== run A ==
Design BobTop, start of the top module:
module BobTop (
	clock,
	reset,
	rx,
	runway_override,
	emergency_override,
	tx,
	framing_error,
	runway_active,
	emergency,
	receiving,
	sending
);
	input wire clock;
	input wire reset;
	input wire rx;
	input wire [1:0] runway_override;
	input wire emergency_override;
	output wire tx;
	output wire framing_error;
	output wire [1:0] runway_active;
	output wire emergency;
	output wire receiving;
	output wire sending;
	wire [7:0] uart_rx_data;
	wire [7:0] uart_tx_data;
	wire uart_rx_valid;
	wire uart_tx_ready;
	wire uart_tx_send;
	UartRX #(
		.CLK_HZ(25000000),
		.BAUD_RATE(115200)
	) receiver(
		.clock(clock),
		.reset(reset),
		.rx(rx),
		.data(uart_rx_data),
		.done(uart_rx_valid),
		.framing_error(framing_error),
		.receiving(receiving)
	);
	UartTX #(
		.CLK_HZ(25000000),
		.BAUD_RATE(115200)
	) transmitter(
		.clock(clock),
		.reset(reset),
		.send(uart_tx_send),
		.data(uart_tx_data),
		.tx(tx),
		.ready(uart_tx_ready),
		.sending(sending)
	);
	reg [1:0] ro_temp;
	reg [1:0] ro_sync;
	reg eo_temp;
	reg eo_sync;
	always @(posedge clock) begin
		ro_temp <= runway_override;
		eo_temp <= emergency_override;
		ro_sync <= ro_temp;
		eo_sync <= eo_temp;
	end
	Bob bobby(
		.clock(clock),
		.reset(reset),
		.uart_rx_data(uart_rx_data),
		.uart_rx_valid(uart_rx_valid),
		.uart_tx_data(uart_tx_data),
		.uart_tx_ready(uart_tx_ready),
		.uart_tx_send(uart_tx_send),
		.runway_active(runway_active),
		.runway_override(ro_sync),
		.emergency_out(emergency),
		.emergency_override(eo_sync)
	);
endmodule
Size: ~1900 cells after synthesis, ~300 flip-flops, roughly 13 I/O pins.
make LEC_CHECK=0 ABC_AREA=1 CAP_MARGIN=20 CELL_PAD_IN_SITES_DETAIL_PLACEMENT=1 CELL_PAD_IN_SITES_GLOBAL_PLACEMENT=0 CORE_ASPECT_RATIO=0.88 CORE_MARGIN=2 CORE_UTILIZATION=50 CTS_CLUSTER_DIAMETER=93 GPL_ROUTABILITY_DRIVEN=0 GPL_TIMING_DRIVEN=0 PLACE_DENSITY=0.55 SETUP_SLACK_MARGIN=2.61 SLEW_MARGIN=20 TNS_END_PERCENT=100 finish   # period 10.8 ns
run.sh (not shown) runs the stock make flow with config.mk's settings and CLKGATE_MAP_FILE=.
## Diff of input files: run B against run A
Settings: SETUP_SLACK_MARGIN removed (was 2.61); TNS_END_PERCENT changed from 100 to 5; CELL_PAD_IN_SITES_DETAIL_PLACEMENT removed (was 1); ABC_AREA removed (was 1); HOLD_SLACK_MARGIN newly set to -0.08; CTS_CLUSTER_DIAMETER removed (was 93); GPL_TIMING_DRIVEN removed (was 0); PLACE_DENSITY removed (was 0.55); CORE_UTILIZATION changed from 50 to 58; CELL_PAD_IN_SITES_GLOBAL_PLACEMENT removed (was 0); GPL_ROUTABILITY_DRIVEN removed (was 0); CORE_ASPECT_RATIO removed (was 0.88); the clock period (ns, I/O delays scaled along) changed from 10.8 to 24.2.
Results
Summary: with run A as the reference, average size of a mapped cell in run B moved up by more than a quarter. Of run A and run B, the higher sequential share of layout area belongs to run B. In the reports for run A and run B, the smaller number of buffers created by CTS belongs to run B. Summary — starting density of the core, run B relative to run A: higher, by 8.0 points. Between run A and run B, the flow reports wire length decreasing by more than a quarter. Power share of the combinational group (higher): run B. Compared with run A, in run B post-placement cell area lower, register clock-pin slew on the reported worst setup and hold paths comparable, depth of the worst register-to-register path lost 6.
The following lists how run C was set up differently from run B:
Settings: removing TNS_END_PERCENT (formerly 5); removing HOLD_SLACK_MARGIN (formerly -0.08); changing CORE_UTILIZATION from 58 to 72; setting PLACE_DENSITY_LB_ADDON to 0.1 for the first time; setting ABC_AREA to 1 for the first time; changing the clock period (ns, I/O delays scaled along) from 24.2 to 13.5.
==> results <==
Run C: number of signal-net buffers in the layout is 4 lower than what run B reported. Floorplan check, run C vs run B: die outline smaller in run C. Compare run C and run B | final standard cell utilization of the core lower: run B. Run C reports its main logic family after synthesis as AND-OR/OR-AND gates while run B reports simple AND/OR/NAND/NOR gates. Going from run B to run C, the final instance area was found to have gone up by 0.40%. Synthesized area, run C and run B: larger value in run C. Run C: non-clock inverter count in the final layout is 174 higher than what run B reported.
Relative to run C, the following input files were edited for run D:
Settings: CTS_CLUSTER_DIAMETER newly set to 263; PLACE_DENSITY_LB_ADDON changed from 0.1 to 0.01; SETUP_SLACK_MARGIN newly set to 2.84; the clock period (ns, I/O delays scaled along) changed from 13.5 to 9.82.
### Flow results
The lower worst setup timing slack at the placement stage of run C and run D is in run D.
In the metrics for run C and run D, the one carrying the lower length in cells of the worst reg-to-reg path is run D.
On post-placement cell count, run D tracks run C almost exactly.
Run D vs run C — routed wire length dropped slightly
Lower length of routed wiring on met1 goes to run D over run C.
Diff run C -> run D: clock-buffer cell count moved up, worst setup slack moved down.
Compared to run C, run D has layout-stage area growth over the synthesis result 0.67 points lower.
Power figures rest on the tool's default switching activity, not on a simulated workload.
